==> run a: inputs <==
==> flow/design.v <==
`timescale 1ns / 1ps
module receiver #(parameter clks_per_bit = 50)(
  input clk,
  input rst_n,
  input din,
  output reg [7:0] dout,
  output reg valid
    );
  reg [3:0] state;
  reg [13:0] counter1;
  reg [3:0] counter2;
  parameter IDLE = 3'b000;
  parameter START_BIT = 3'b001;
  parameter DATA_BIT = 3'b010;
  parameter STOP_BIT = 3'b011;
  always @(posedge clk) begin
  if(!rst_n) begin
    dout <= 0;
    valid <= 0;
    state <= 0;
    counter1 <= 0;
    counter2 <= 0;
  end
  else
  case(state)
  IDLE: begin
    counter1 <= 0;
    counter2 <= 0;
    valid <= 1'b0;
    if(din == 1'b0) begin
      state <= START_BIT;
    end
    else begin
      state <= IDLE;
    end  
  end
  START_BIT: begin
    if(counter1 < clks_per_bit/2) begin
      counter1 <= counter1+1;
      state <= START_BIT; 
    end
    else begin
      counter1 <= 0;
      state <= DATA_BIT;
    end
  end
  DATA_BIT: begin
    if(counter1 <= clks_per_bit)begin
      counter1 <= counter1+1;
      state <= DATA_BIT;
    end
    else begin
      counter1 <= 0;
      if(counter2 <= 4'b0111)begin
        dout[counter2] <= din;
        counter2 <= counter2+1;
      end
      else begin
        counter2 <= 0;
        state <= STOP_BIT;
      end
    end
  end
  STOP_BIT: begin
  if (din == 1'b1) begin
    if(counter1 <= clks_per_bit)begin
      valid <= 1'b0;
      counter1 <= counter1+1;
      state <= STOP_BIT;
    end
    else begin
      valid <= 1'b1;
      state <= IDLE;
    end
  end
  else begin
    state <= STOP_BIT;
  end
 end 
  endcase
  end  
endmodule
`timescale 1ns / 1ps
module transmitter #(parameter clks_per_bit = 50)(
  input clk,
  input rst_n,
  input valid,
  input [7:0] din,
  output reg dout,
  output reg done,
  output reg tx_busy,
  output reg valid_test
    );
  reg [3:0] state;
  reg [13:0] counter1;
  reg [3:0] counter2;
  reg [7:0] r_din;
  parameter IDLE = 3'b000;
  parameter START_BIT = 3'b001;
  parameter DATA_BIT = 3'b010;
  parameter STOP_BIT = 3'b011;
  always @(posedge clk) begin
    if(!rst_n) begin
      dout <= 0;
      done <= 0;
      tx_busy <= 0;
      valid_test <= 0;
      state <= 0;
      counter1 <= 0;
      counter2 <= 0;
      r_din <= 0;
    end
    else
    case (state)
    IDLE: begin
      counter2 <= 0;
      dout <= 1'b1;
      counter1 <= 0;
      done <= 0;
      valid_test = 0;
        if(valid) begin 
          state <= START_BIT;
          r_din <= din;
          tx_busy <= 1;
        end
        else begin
          state <= IDLE;
        end 
    end   
    START_BIT: begin
      if(counter1 <= clks_per_bit-1) begin
        counter1 <= counter1 + 1;
        state <= START_BIT;
      end
      else begin
        dout <= 1'b0;
        counter1 <= 0;
        state <= DATA_BIT;
      end
    end
    DATA_BIT: begin
      if(counter1 <= clks_per_bit-1) begin
        counter1 <= counter1 + 1;
        state <= DATA_BIT; 
      end 
      else begin
        counter1 <= 0;
        if(counter2 <= 4'b0111) begin
            dout <= r_din[counter2];
            counter2 <= counter2 + 1;
            state <= DATA_BIT;
          end 
          else begin
            counter2 <= 0;
            state <= STOP_BIT;
          end
      end        
    end    
    STOP_BIT: begin
      if(counter1 <= clks_per_bit-1) begin
        dout <= 1'b1;
        counter1 <= counter1 + 1;
        done <= 1'b0; 
        state <= STOP_BIT;
      end
      else begin
        counter1 <= 0;
        done <= 1'b1; 
        state <= IDLE;
        tx_busy <= 0;
      end
    end
    endcase  
  end  
endmodule
`timescale 1ns / 1ps
module connection_receiver_master(
  input clk,
  input rst_n,
  input valid_tx,
  input [7:0] dout,
  input pready,
  output reg [1:0] pselx_m,
  output reg [31:0] pwdata_m,
  output reg [31:0] paddr_m,
  output reg pwrite_m,
  output reg valid
    );
  reg [2:0] state;
  reg [2:0] count1;
  reg [2:0] count2;
  parameter IDLE = 3'b000;
  parameter SEL = 3'b001;
  parameter WR_EN = 3'b010;
  parameter DATA = 3'b011;
  parameter ADDR = 3'b100;
  parameter WAIT = 3'b101;
always @(posedge clk) begin
if(!rst_n) begin
  pselx_m <= 0;
  pwdata_m <= 0;
  paddr_m <= 0;
  pwrite_m <= 0;
  valid <= 0;
  state <= 0;
  count1 <= 0;
  count2 <= 0;
end
else
case(state)
IDLE: begin
  pselx_m <= 0;
  pwdata_m <= 0;
  paddr_m <= 0;
  pwrite_m <= 0;
  valid <= 0;
  count1 <= 0;
  count2 <= 0; 
  state <= SEL;           
end
SEL: begin
  if(valid_tx == 1'b1) begin
    pselx_m <= dout[1:0];
    state <= WR_EN;
  end
  else
    state <= SEL;
end
WR_EN: begin
  if(valid_tx == 1'b1)begin
    pwrite_m <= dout[0];
    state <= DATA; 
  end
  else
    state <= WR_EN;  
end
DATA: begin
  if(valid_tx == 1'b1) begin 
    if(count1 < 3)begin
      pwdata_m[32-(count1*8)-1 -:8] <= dout;
      count1 <= count1+1;
      state <= DATA;  
    end else begin
      pwdata_m[32-(count1*8)-1 -:8] <= dout;
      count1 <= 0;
      state <= ADDR;  
    end
  end
end
ADDR: begin
  if(valid_tx == 1'b1) begin
    if(count2 < 3)begin
      paddr_m[32-(count2*8)-1 -:8] <= dout;
      count2 <= count2+1; 
      state <= ADDR;
      valid <= 1'b0;
    end else begin
      paddr_m[32-(count2*8)-1 -:8] <= dout;
      count2 <= 0;
      valid <= 1'b1;
      state <= WAIT;      
    end
  end 
 end
WAIT: begin
    valid <= 0;
    if(pready) begin
      state <= IDLE;
    end
end 
endcase
end   
endmodule
`timescale 1ns / 1ps
module apb_master(
  input pclk,
  input prst_n,
  input pwrite_m,
  input [31:0] pwdata_m,
  input [31:0] paddr_m,
  input [1:0] pselx_m,
  input pready,  
  input valid,
  output pwrite_s,
  output [1:0] pselx_s,
  output reg penable,
  output [31:0] paddr_s,
  output [31:0] pwdata_s
    );
  reg [31:0] paddr_reg;
  reg pwrite_reg;
  reg [31:0] pwdata_reg;
  reg [1:0] pselx_reg;
  parameter IDLE = 2'b00;
  parameter SETUP = 2'b01;
  parameter ACCESS = 2'b10;
  reg [1:0] state;
always @(posedge pclk) begin
if(!prst_n) begin
  paddr_reg <= 0;
  pwrite_reg <= 0;
  pwdata_reg <= 0;
  pselx_reg <= 0;
  penable <= 0;
  state <= IDLE;
end
else
case(state)
IDLE: begin
  pselx_reg <= 0;
  penable <= 0;
    if(valid)begin
      state <= SETUP;
    end
    else
    state <= IDLE;
end
SETUP: begin
  pselx_reg <= pselx_m;
  penable <= 1'b0;
  state <= ACCESS;
end
ACCESS: begin
    penable <= 1'b1;
    if(pwrite_m == 1) begin   
      paddr_reg <= paddr_m;
      pwrite_reg <= pwrite_m;
      pwdata_reg <= pwdata_m;
    end
    if(pready) begin
     state <= IDLE;
     penable <= 1'b0;
    end
    else begin
      state <= ACCESS;
    end
end
endcase
end
  assign paddr_s = paddr_reg;
  assign pwrite_s = pwrite_reg;
  assign pwdata_s = pwdata_reg;
  assign pselx_s = pselx_reg;
endmodule
module demux_slave(
  input clk,
  input [1:0] sel,
  input [31:0] data,
  input [31:0] addr,
  output [65:0] psel_s1,
  output [65:0] psel_s2
);
assign psel_s1 = (sel == 2'b10)? {data, sel, addr} : 66'd0;
assign psel_s2 = (sel == 2'b01)? {data, sel, addr} : 66'd0;
endmodule
module mux_pready(
  input clk,
  input rst_n,
  input [1:0] sel,
  input pready_mas1,
  input pready_mas2,
  output reg pready
  );
  always @(posedge clk) begin
    if (!rst_n)
        pready <= 0;
    else if (sel == 2'b10)
        pready <= pready_mas1;
    else
        pready <= pready_mas2;
  end
  endmodule
module slave(
input penable,
input [31:0] pwdata_in,
input clk,
input rst_n,
input [1:0] psel,
input pready_tr_in,
input pwrite,
input [31:0] addr,
output reg [31:0] pwdata_out,
output reg valid_fsm,
output reg pready_out,
output reg [31:0] addr_out
);
reg [1:0] state;
  parameter IDLE = 2'b00;
  parameter NEXT = 2'b01;
  parameter WAIT_FOR_COMPLETION = 2'b10;
  parameter CLEANUP = 2'b11;
always @(posedge clk) begin
  if(!rst_n) begin
    pwdata_out <= 0;
    valid_fsm <= 0;
    pready_out <= 0;
    addr_out <= 0;
    state <= IDLE;
  end
  else
  case (state) 
  IDLE: begin
    pwdata_out <= 0;
    valid_fsm <= 0;
    pready_out <= 0;
    addr_out <= 0; 
      if(penable == 1'b1) begin
        state <= NEXT;
      end
   end   
  NEXT: begin   
          if(pwrite == 1'b1) begin
            pwdata_out <= pwdata_in;
            addr_out <= addr;
            valid_fsm <= 1'b1;
            pready_out <= 1'b1;  
            state <= WAIT_FOR_COMPLETION;
          end  
  end
  WAIT_FOR_COMPLETION: begin
        if (pready_out)
          state <= CLEANUP;  
  end
  CLEANUP: begin
     valid_fsm <= 1'b0;
     pready_out <= 0;
     state <= IDLE;
  end
  endcase
end    
endmodule
module connection_slave2_transmitter(
  input [31:0] data_in_s,
  input clk,
  input rst_n,
  input valid_fsm_s,
  input done,
  input tx_busy,
  input [31:0] addr_s,
  output reg valid,
  output reg [7:0] data_out,
  output reg pready_slave,
  output reg [31:0] addr_out
    );
   reg [3:0] counter;
   reg [1:0] state;
    always @(posedge clk) begin
      if(!rst_n) begin
        valid <= 0;
        data_out <= 0;
        pready_slave <= 0;
        addr_out <= 0;
        counter <= 0;
        state <= 0;
      end
      else
      case(state)
        0: begin
          valid <= 1'b0;
          pready_slave <= 1'b0;
          if(valid_fsm_s) begin
            state <= 1;
          end
          else begin
            state <= 0;
          end
        end
        1: begin
          addr_out <= addr_s;
          if(counter < 3) begin
            data_out <= data_in_s[32-(counter*8)-1 -:8];
            counter <= counter+1; 
            valid <= 1'b1;
            state <= 2;
          end
          else begin
            data_out <= data_in_s[32-(counter*8)-1 -:8];
            counter <= 0; 
            state <= 0;
          end
        end
        2: begin
          valid <= 1'b0;
          if(done) begin
            pready_slave <= 1'b1;
            state <= 1;
          end
          else begin
            state <= 2;
            pready_slave <= 1'b0;
          end
        end
       endcase      
    end
endmodule
`timescale 1ns / 1ps
module top(
  input clk,
  input rst_n,
  input din_rx,
  output dout_tx_s1,
  output dout_tx_s2,
  output [31:0] addr_tx_s1,
  output [31:0] addr_tx_s2
    );
  wire [7:0] dout_rx;
  wire valid_rx;
  wire [1:0] sel;
  wire [31:0] data;
  wire [31:0] addr_rx;
  wire en;
  wire valid_master;
  wire penable;
  wire pwrite_slave;
  wire pready_fsm;
  wire [1:0] psel_slave;
  wire pready_master;
  wire valid_slave;
  wire [31:0] addr_slave;
  wire test_valid;
  wire [31:0] din_tx;
  wire [31:0] data_fsm1;
  wire [31:0] data_fsm2;
  wire valid_fsm_s1;
  wire valid_fsm_s2;
  wire valid_tx;
  wire [7:0] data_tx;
  wire dout_tx_in;
  wire done;
  wire [31:0] addr_fsm1;
  wire [31:0] addr_fsm2;
  wire tx_busy;
  wire [65:0] psel_slave1;
  wire [65:0] psel_slave2;
  wire valid_tx2;
  wire [7:0] data_tx2;
  wire done2;
  wire tx_busy2;
  wire pready_fsm2;
  wire pready_fsm1;
  wire pready_fsm_mas;
  receiver dut0(
  .clk(clk),
  .rst_n(rst_n),
  .din(din_rx),
  .dout(dout_rx),
  .valid(valid_rx)
  );
  connection_receiver_master dut1(
  .clk(clk),
  .rst_n(rst_n),
  .valid_tx(valid_rx),
  .dout(dout_rx),
  .pselx_m(sel),
  .pwdata_m(data),
  .paddr_m(addr_rx),
  .pwrite_m(en),
  .pready(pready_fsm_mas),
  .valid(valid_master)
  );
  apb_master dut2(
  .pclk(clk),
  .prst_n(rst_n),
  .pwrite_m(en),
  .pwdata_m(data),
  .paddr_m(addr_rx),
  .pselx_m(sel),
  .pready(pready_fsm_mas),
  .valid(valid_master),
  .pwrite_s(pwrite_slave),
  .pselx_s(psel_slave),
  .penable(penable),
  .paddr_s(addr_slave),
  .pwdata_s(din_tx)
  );
  demux_slave dut3(
  .clk(clk),
  .sel(psel_slave),
  .data(din_tx),
  .addr(addr_slave),
  .psel_s1(psel_slave1),
  .psel_s2(psel_slave2)
  );
  mux_pready dut4(
  .clk(clk),
  .rst_n(rst_n),
  .sel(psel_slave),
  .pready(pready_fsm_mas),
  .pready_mas1(pready_fsm1),
  .pready_mas2(pready_fsm2)
  );
  slave dut5 (
  .penable(penable),
  .pwdata_in(psel_slave1[65:34]),
  .clk(clk),
  .rst_n(rst_n),
  .addr(psel_slave1[31:0]),
  .psel(psel_slave1[33:32]),
  .pready_tr_in(),
  .pwdata_out(data_fsm1),
  .valid_fsm(valid_fsm_s1),
  .pready_out(),
  .pwrite(pwrite_slave),
  .addr_out(addr_fsm1)
  );
  slave dut6 (
  .penable(penable),
  .pwdata_in(psel_slave2[65:34]),
  .clk(clk),
  .rst_n(rst_n),
  .addr(psel_slave2[31:0]),
  .psel(psel_slave2[33:32]),
  .pready_tr_in(),
  .pwdata_out(data_fsm2),
  .valid_fsm(valid_fsm_s2),
  .pready_out(),
  .pwrite(pwrite_slave),
  .addr_out(addr_fsm2)
  );
  connection_slave2_transmitter dut7(
  .data_in_s(data_fsm1),
  .clk(clk),
  .rst_n(rst_n),
  .addr_s(addr_fsm1),
  .valid_fsm_s(valid_fsm_s1),
  .valid(valid_tx),
  .data_out(data_tx),
  .done(done),
  .addr_out(addr_tx_s1),
  .tx_busy(tx_busy),
  .pready_slave(pready_fsm1)
    );
  connection_slave2_transmitter dut8(
  .data_in_s(data_fsm2),
  .clk(clk),
  .rst_n(rst_n),
  .addr_s(addr_fsm2),
  .valid_fsm_s(valid_fsm_s2),
  .valid(valid_tx2),
  .data_out(data_tx2),
  .done(done2),
  .addr_out(addr_tx_s2),
  .tx_busy(tx_busy2),
  .pready_slave(pready_fsm2)
    );    
  transmitter dut9(
  .clk(clk),
  .rst_n(rst_n),
  .valid(valid_tx),
  .din(data_tx),
  .dout(dout_tx_s1),
  .valid_test(),
  .tx_busy(tx_busy),
  .done(done)
  );
  transmitter dut10(
  .clk(clk),
  .rst_n(rst_n),
  .valid(valid_tx2),
  .din(data_tx2),
  .dout(dout_tx_s2),
  .valid_test(),
  .tx_busy(tx_busy2),
  .done(done2)
  );
endmodule
==> flow/run.sh <==
#!/bin/bash
# the make line also repeats each setting of config.mk as NAME=value (left out here)
make -C /OpenROAD-flow-scripts/flow DESIGN_CONFIG=/design/flow/config.mk WORK_HOME=/design/flow/orfs CLKGATE_MAP_FILE= finish
==> flow/config.mk <==
export PLATFORM = sky130hd
export DESIGN_NAME = top
export DESIGN_NICKNAME = top
export VERILOG_FILES = /design/flow/design.v
export SDC_FILE = /design/flow/constraint.sdc
export NUM_CORES = 4
export LEC_CHECK = 0
export ABC_AREA = 1
export CAP_MARGIN = 10
export CORE_MARGIN = 2
export CORE_UTILIZATION = 70
export CTS_CLUSTER_DIAMETER = 353
export SETUP_SLACK_MARGIN = -0.13
export SLEW_MARGIN = 20
==> flow/constraint.sdc <==
create_clock -name core_clock -period 2.27 [get_ports {clk}]
set_input_delay 0.4540 -clock core_clock [delete_from_list [all_inputs] [get_ports {clk}]]
set_output_delay 0.4540 -clock core_clock [all_outputs]
set_load 0.01 [all_outputs]
==> inputs of run b, as changes to run a <==
==> flow/config.mk (replaced) <==
export PLATFORM = sky130hd
export DESIGN_NAME = top
export DESIGN_NICKNAME = top
export VERILOG_FILES = /design/flow/design.v
export SDC_FILE = /design/flow/constraint.sdc
export NUM_CORES = 4
export LEC_CHECK = 0
export CAP_MARGIN = 20
export CORE_MARGIN = 2
export CORE_UTILIZATION = 68
export PLACE_DENSITY = 0.6
export SLEW_MARGIN = 20
==> flow/constraint.sdc (replaced) <==
create_clock -name core_clock -period 3.42 [get_ports {clk}]
set_input_delay 0.6840 -clock core_clock [delete_from_list [all_inputs] [get_ports {clk}]]
set_output_delay 0.6840 -clock core_clock [all_outputs]
set_load 0.01 [all_outputs]
==> notes <==
Run b finished with timing, DRC and antenna clean. Run a completed and failed the layout checks on negative setup slack. First-iteration DRC count: run a is higher than run b (about 90%). Against run a, the synthesized area of run b is smaller by 8.0%. Of run b and run a, run a has the higher synthesized cell count (gap about 26%, measured against run a). In run a the worst setup slack is lower than in run b, by 0.86 ns. Count of clock-buffer cells in the layout: run a is lower than run b (4). Clock power: run b is smaller than run a (40%). In run b the maximum frequency is smaller than in run a, by 9.0%. Between run b and run a, the lower global-route usage is in run b (gap 6.9 points). In run b the power is lower than in run a, by 38%. Against run a, the sequential power of run b is smaller by 34%.
Power figures rest on the tool's default switching activity, not on a simulated workload.
